## delta
Design top, start of the top module:
module top (
  input  logic        clk,
  input  logic        rst_n,
  input  logic [15:0] setpoint,
  input  logic [15:0] feedback,
  input  logic [15:0] Kp,
  input  logic [15:0] Ki,
  input  logic [15:0] Kd,
  input  logic [15:0] clk_prescaler,
  output logic [15:0] control_signal
);
Size: roughly 65 flip-flops, roughly 110 I/O pins, ~0.017 mm2 of cells after synthesis.
clock: 6.75 ns
lec_check: 0
cap_margin: 20
cell_pad_in_sites_detail_placement: 0
cell_pad_in_sites_global_placement: 0
core_margin: 2
core_utilization: 72
cts_cluster_diameter: 29
cts_cluster_size: 37
gpl_routability_driven: 1
min_routing_layer: met1
place_density: 0.35
setup_slack_margin: 1.97
slew_margin: 10
tns_end_percent: 5
run.sh (not shown) runs the stock make flow with config.mk's settings and CLKGATE_MAP_FILE=.
Although delta finished all stages, its layout failed final checks on setup timing.
Input changes introduced in garnet (baseline for comparison: delta):
Settings: clearing MIN_ROUTING_LAYER, which used to be met1; swapping 10 for 20 in SLEW_MARGIN; clearing PLACE_DENSITY, which used to be 0.35; clearing GPL_ROUTABILITY_DRIVEN, which used to be 1; clearing CELL_PAD_IN_SITES_GLOBAL_PLACEMENT, which used to be 0; clearing CTS_CLUSTER_SIZE, which used to be 37; putting PLACE_DENSITY_LB_ADDON at 0.27 where nothing was set; clearing CELL_PAD_IN_SITES_DETAIL_PLACEMENT, which used to be 0; clearing SETUP_SLACK_MARGIN, which used to be 1.97; swapping 29 for 90 in CTS_CLUSTER_DIAMETER; swapping 6.75 for 9.91 in the clock period (ns, I/O delays scaled along).
Findings:
Of delta and garnet, not a single run came through the flow clean.
delta: complete, dirty (setup timing)
Looking at overall fraction of global-route tracks in use, garnet sits 0.74 points below delta.
The final critical-path share of the clock period in garnet sits 45 points below the value recorded for delta.
Summary of the comparison: maximum fanout encountered on the critical timing path is higher in garnet, relative to delta.
garnet vs delta: number of global-route vias before repair down in garnet
Diff garnet..delta | total count of max-transition violations in the final report | negligible
[compare] base=delta new=garnet: final routed wirelength across all metal layers moved down; setup slack moved up; simple-gate share of the synthesized area level.
## Diff of input files: cedar against garnet
Settings: CTS_CLUSTER_SIZE now 83, previously not set; CTS_CLUSTER_DIAMETER no longer set, was 90; SETUP_SLACK_MARGIN now 2.0, previously not set; PLACE_DENSITY_LB_ADDON now 0.04, was 0.27; the clock period (ns, I/O delays scaled along) now 6.88, was 9.91.
==> comparison <==
In the flow results for cedar and garnet, the combinational fraction of the cell area is smaller on cedar. cedar ended with more signed area change from the synthesized netlist to the final layout than garnet. Layout checks on cedar: not met. Flow itself completed; violations: setup timing. Against garnet as the reference, cedar delivers a lower worst slack at placement. Of cedar and garnet, the higher total of cells resized after clock tree synthesis belongs to cedar. On worst hold margin, cedar and garnet are neck and neck. Compared with garnet, cedar shows a final standard cell utilization of the core that is 3.5 points higher.
Inputs modified between cedar and harbor:
Settings: changing SETUP_SLACK_MARGIN from 2.0 to 2.3; removing CTS_CLUSTER_SIZE (formerly 83); removing TNS_END_PERCENT (formerly 5); changing PLACE_DENSITY_LB_ADDON from 0.04 to 0.25; changing the clock period (ns, I/O delays scaled along) from 6.88 to 12.6.
[summary]
harbor did not stop at any stage, and its layout met the timing, DRC and antenna checks. harbor vs cedar — final period utilization dropped 59 points. Global-route usage: harbor vs cedar down 5.1 points. Between cedar and harbor, the flow reports global-route wire length before repair decreasing by more than 10%. The core of harbor is less densely filled than that of cedar. harbor: final design area excluding fillers lower than cedar. Max-slew violation count essentially unchanged between harbor and cedar. From cedar to harbor, width of the die did not move at all.
For lagoon, these inputs were changed with respect to harbor:
Settings: removing PLACE_DENSITY_LB_ADDON (formerly 0.25); changing CORE_UTILIZATION from 72 to 59; changing the clock period (ns, I/O delays scaled along) from 12.6 to 9.09.
## What came out
Relative to harbor, clock-buffer cell count decreased by 2 in lagoon.
On lagoon: wire length after detailed routing is 2.6% lower than what harbor gave.
Re clock skew: harbor was lower than lagoon.
Looking only at fraction of area in multi-input gates, and setting everything else aside, the lower value of lagoon and harbor goes to lagoon.
harbor has lower area added between synthesis and finish than lagoon.
lagoon vs harbor on cell count: lagoon is the higher one.
In lagoon the implementation ran to completion but is not tape-out ready, as the final checks report setup timing.
NOTE cell area after layout harbor->lagoon increased by more than 10%
## Diff of input files: violet against lagoon
Settings: an added TNS_END_PERCENT of 5; a change of CORE_UTILIZATION from 59 to 65; a deleted SETUP_SLACK_MARGIN that had been 2.3; a change of the clock period (ns, I/O delays scaled along) from 9.09 to 10.2.
Results
- Cell count (violet vs. lagoon) decreases by a few percent
- In violet, the via count of the first global-routing pass came out 1.1% below the value in lagoon.
- For the global-route usage, violet came in 1.9 points higher than lagoon did.
- Re post-route worst setup slack: lagoon and violet aren't equal, and the higher value belongs to violet.
- [violet] flow finished | final checks: failed | reasons: setup timing

== build 13 ==
top again, from the RTL that the note above started with.
// top
module top (
  input  logic        clk,
  input  logic        rst_n,
  input  logic [15:0] setpoint,
  input  logic [15:0] feedback,
  input  logic [15:0] Kp,
  input  logic [15:0] Ki,
  input  logic [15:0] Kd,
  input  logic [15:0] clk_prescaler,
  output logic [15:0] control_signal
);
  pid_controller u_dut (
    .clk(clk),
    .rst_n(rst_n),
    .setpoint(setpoint),
    .feedback(feedback),
    .Kp(Kp),
    .Ki(Ki),
    .Kd(Kd),
    .clk_prescaler(clk_prescaler),
    .control_signal(control_signal)
  );
endmodule
export LEC_CHECK = 0
export CAP_MARGIN = 20
export CORE_MARGIN = 2
export CORE_UTILIZATION = 72
export CTS_CLUSTER_SIZE = 80
export HOLD_SLACK_MARGIN = -0.09
export PLACE_DENSITY_LB_ADDON = 0.03
export SETUP_SLACK_MARGIN = 1.97
export SLEW_MARGIN = 20
export TNS_END_PERCENT = 5
create_clock -name core_clock -period 6.75 [get_ports {clk}]
[flow] build 13 | stages: complete | final checks: fail | reason: negative setup slack
> inputs changed (build 13 -> build 69)
- HOLD_SLACK_MARGIN removed (was -0.09)
- CTS_CLUSTER_SIZE removed (was 80)
- SETUP_SLACK_MARGIN removed (was 1.97)
- PLACE_DENSITY_LB_ADDON removed (was 0.03)
- TNS_END_PERCENT removed (was 5)
- CORE_UTILIZATION changed from 72 to 40
- the clock period (ns, I/O delays scaled along) changed from 6.75 to 8.22
## What came out
- Build 69: global-route usage is 20 points lower than what build 13 reported.
- For the total of plain and repair buffers excluding clock buffers, build 69 came in 13 lower than build 13 did.
- The layout from build 69, despite a flow that completed every stage, fails the layout checks, with the failing checks listed as negative setup slack.
- Measured against each other, build 13 and build 69 differ in number of cells in the design after placement, the lower figure coming from build 13.
- Lower fraction of area in non-clock buffers was reported by build 69, not build 13.
- Compared build 69 against build 13; flip-flop and latch share of the layout cell area within noise.
- From build 13 to build 69 the numbers moved as follows: worst path required time higher; wire length reported by the detailed router lower.
Setup changes, build 69 to build 71
- setting CTS_CLUSTER_SIZE to 21 for the first time
- changing CORE_UTILIZATION from 40 to 68
- setting SETUP_SLACK_MARGIN to 1.45 for the first time
Findings:
What the final checks of build 69 revealed, after a flow that finished every stage, was a layout that fails on negative setup slack. Build 71 finished all stages; layout check result: FAIL, due to negative setup slack. Re final design utilization: build 69 was lower than build 71. Build 71 ended up with fa_1 as its slowest cell on the critical path; build 69 ended up with fa_2. From build 69 to build 71, synthesized cell count did not move at all.
